## lagoon
// usb_interface_v1_0
module usb_interface_v1_0 #
(
	parameter RESET_CYCLES = 100,
	parameter  C_M00_AXI_START_DATA_VALUE	= 32'h00000000,
	parameter  C_M00_AXI_TARGET_SLAVE_BASE_ADDR	= 32'h00000000,
	parameter integer C_M00_AXI_ADDR_WIDTH	= 32,
	parameter integer C_M00_AXI_DATA_WIDTH	= 32,
	parameter integer C_M00_AXI_TRANSACTIONS_NUM	= 4
) (
	input wire [(8 - 1):0] usb_data_in,
	output wire [(8 - 1):0] usb_data_out,
	output wire usb_data_oe,
	input wire [(1 + 4 + 4 + 16)-8-1:0] usb_addr,
	input wire usb_rd_n,
	input wire usb_wr_n,
	input wire usb_ce_n,
	output wire sw_reset_n,
	input wire  m00_axi_aclk,
	input wire  m00_axi_aresetn,
	output wire [C_M00_AXI_ADDR_WIDTH-1 : 0] m00_axi_awaddr,
	output wire [2 : 0] m00_axi_awprot,
	output wire  m00_axi_awvalid,
	input wire  m00_axi_awready,
	output wire [C_M00_AXI_DATA_WIDTH-1 : 0] m00_axi_wdata,
	output wire [C_M00_AXI_DATA_WIDTH/8-1 : 0] m00_axi_wstrb,
	output wire  m00_axi_wvalid,
	input wire  m00_axi_wready,
	input wire [1 : 0] m00_axi_bresp,
	input wire  m00_axi_bvalid,
	output wire  m00_axi_bready,
	output wire [C_M00_AXI_ADDR_WIDTH-1 : 0] m00_axi_araddr,
	output wire [2 : 0] m00_axi_arprot,
  ...
For scale: about 5100 cells after synthesis, ~190 I/O pins.
clock: 3.05 ns
lec_check: 0
cap_margin: 40
core_margin: 2
core_utilization: 72
cts_cluster_size: 68
slew_margin: 20
tns_end_percent: 5
run.sh (not shown) runs the stock make flow with config.mk's settings and CLKGATE_MAP_FILE=.
lagoon finished all stages; layout check result: FAIL, due to negative setup slack.
The inputs of indigo differ from those of lagoon as listed below.
# lagoon
export LEC_CHECK = 0
export CAP_MARGIN = 40
export CORE_MARGIN = 2
export CORE_UTILIZATION = 72
export CTS_CLUSTER_SIZE = 68
export SLEW_MARGIN = 20
export TNS_END_PERCENT = 5
create_clock -name core_clock -period 3.05 [get_ports {m00_axi_aclk}]
# indigo
export LEC_CHECK = 0
export CAP_MARGIN = 20
export CORE_MARGIN = 2
export CORE_UTILIZATION = 72
export CTS_CLUSTER_SIZE = 33
export PLACE_DENSITY = 0.64
export SETUP_SLACK_MARGIN = 0.5
export SLEW_MARGIN = 20
create_clock -name core_clock -period 4.51 [get_ports {m00_axi_aclk}]
[summary]
- indigo finished all stages; the layout is clean.
- [flow] lagoon | stages: complete | final checks: fail | reason: negative setup slack
- A class of the most critical hold timing path of reg -> reg is what lagoon shows, while in -> async belongs to indigo.
- Changes observed in indigo relative to lagoon: total power consumption of the routed design now sits lower, global-route usage over all layers now sits lower, register fraction of the total cell area now sits higher, met3 routed wirelength now sits lower, routed via count now sits lower.
Relative to indigo, the following input files were edited for violet:
# indigo
export LEC_CHECK = 0
export CAP_MARGIN = 20
export CORE_MARGIN = 2
export CORE_UTILIZATION = 72
export CTS_CLUSTER_SIZE = 33
export PLACE_DENSITY = 0.64
export SETUP_SLACK_MARGIN = 0.5
export SLEW_MARGIN = 20
create_clock -name core_clock -period 4.51 [get_ports {m00_axi_aclk}]
# violet
export LEC_CHECK = 0
export CAP_MARGIN = 20
export CORE_MARGIN = 2
export CORE_UTILIZATION = 66
export SETUP_SLACK_MARGIN = 0.84
export SLEW_MARGIN = 20
create_clock -name core_clock -period 3.39 [get_ports {m00_axi_aclk}]
Results
What the final checks of violet revealed, after a flow that finished every stage, was a layout that fails on negative setup slack. As far as clock transition at the registers of the reported paths is concerned, violet and indigo perform about the same. violet vs. indigo: sequential share of layout area went down 6.0 points, number of vias after detailed routing went up about 12%. Cmp violet vs indigo: cell area higher in violet. Compared violet vs indigo, and sequential power is up in violet. Compared with indigo, in violet setup slack went down 830 ps; via-per-instance ratio now larger; clock power now sits higher. command_control_inst.r_response_out[7] as the worst setup path endpoint was reported by violet, and command_control_inst.write_buffer.ram[10][14] by indigo.
Input-level comparison between tundra and violet:
# violet
export LEC_CHECK = 0
export CAP_MARGIN = 20
export CORE_MARGIN = 2
export CORE_UTILIZATION = 66
export SETUP_SLACK_MARGIN = 0.84
export SLEW_MARGIN = 20
create_clock -name core_clock -period 3.39 [get_ports {m00_axi_aclk}]
# tundra
export LEC_CHECK = 0
export CAP_MARGIN = 20
export CORE_MARGIN = 2
export CORE_UTILIZATION = 66
export HOLD_SLACK_MARGIN = -0.09
export SETUP_SLACK_MARGIN = -0.5
export SLEW_MARGIN = 20
export TNS_END_PERCENT = 5
create_clock -name core_clock -period 6.59 [get_ports {m00_axi_aclk}]
Results
Both conditions hold for tundra: the flow ran to the end and the final layout passed the timing, design-rule and antenna checks. Compared with violet, in tundra internal power decreased about 50%; finished layout cell area decreased 13%. Taking violet as the reference, in tundra number of gates given a new drive strength after cts has decreased; vias after detailed routing has decreased. Looking at setup slack, tundra sits 1830 ps above violet. tundra vs violet, clock skew went down by 14 ps. tundra vs violet: relative area change from synthesis to final layout down. Est. power | tundra vs violet | tundra lower. Relative to violet, clock-buffer cell count decreased by 10 in tundra. For the clock network area share, tundra came in 1.2 points higher than violet did.


Starting RTL as in the previous note.
make LEC_CHECK=0 ABC_AREA=1 CAP_MARGIN=25 CELL_PAD_IN_SITES_DETAIL_PLACEMENT=2 CELL_PAD_IN_SITES_GLOBAL_PLACEMENT=1 CORE_MARGIN=10 CORE_UTILIZATION=40 HOLD_SLACK_MARGIN=0.16 PLACE_DENSITY=0.6 SLEW_MARGIN=20 finish   # period 10.0 ns
Change:
- ABC_AREA: 1 -> default
- CAP_MARGIN: 25 -> 20
- CELL_PAD_IN_SITES_DETAIL_PLACEMENT: 2 -> default
- CELL_PAD_IN_SITES_GLOBAL_PLACEMENT: 1 -> default
- CORE_MARGIN: 10 -> 2
- CORE_UTILIZATION: 40 -> 66
- HOLD_SLACK_MARGIN: 0.16 -> default
- PLACE_DENSITY: 0.6 -> default
- clock period: 10.0 -> 3.18 ns (I/O delays scaled with it)
Result: Now the flow completed, yet does not pass: setup timing; synthesized cell count falls by 33%; utilization rises by 32 points; worst setup slack loses 5600 ps; count of clock-buffer cells in the layout falls by 38; clock skew falls by 11 ps; design area rises by 1.9%.
Change:
- CORE_UTILIZATION: 66 -> 57
- CTS_CLUSTER_SIZE: default -> 99
- PLACE_DENSITY: default -> 0.6
- SETUP_SLACK_MARGIN: default -> 0.71
- clock period: 3.18 -> 4.68 ns (I/O delays scaled with it)
Now the flow produced a clean layout.
Clock power drops by about 33%.
Synthesized cell count stays the same.
Via count drops by about 4%.
Setup slack gets better by 870 ps.
Routed wire length drops by about 2.6%.
Utilization drops by 13 points.
Area after synthesis does not change.
Cell area drops by 3.4%.
Power drops by 33%.
Change:
- CORE_UTILIZATION: 57 -> 40
- CTS_CLUSTER_SIZE: 99 -> default
- SETUP_SLACK_MARGIN: 0.71 -> default
- clock period: 4.68 -> 10.0 ns (I/O delays scaled with it)
The changed run went through all stages and came out clean.
Worst setup slack gets better by 3900 ps.
Sequential cell count is unchanged.
Routed wire length rises by about 2.7%.
Clock-buffer cell count rises by 8.
Non-clock buffer count falls by 74.
Utilization falls by 19 points.
Cell area rises by about 0.6%.
Hold slack gets better by 290 ps.
Total power falls by 52%.
Change:
- CORE_UTILIZATION: 40 -> 70
- CTS_CLUSTER_SIZE: default -> 33
- clock period: 10.0 -> 4.51 ns (I/O delays scaled with it)
Final cell count fell by roughly a tenth. Global-route usage is higher by 17 points. Die size fell by well over a third. Cell area came out lower slightly. Wire length falls by a few percent. Clock power increases by well over a third. Setup slack degrades by 4000 ps.
Power figures rest on the tool's default switching activity, not on a simulated workload.
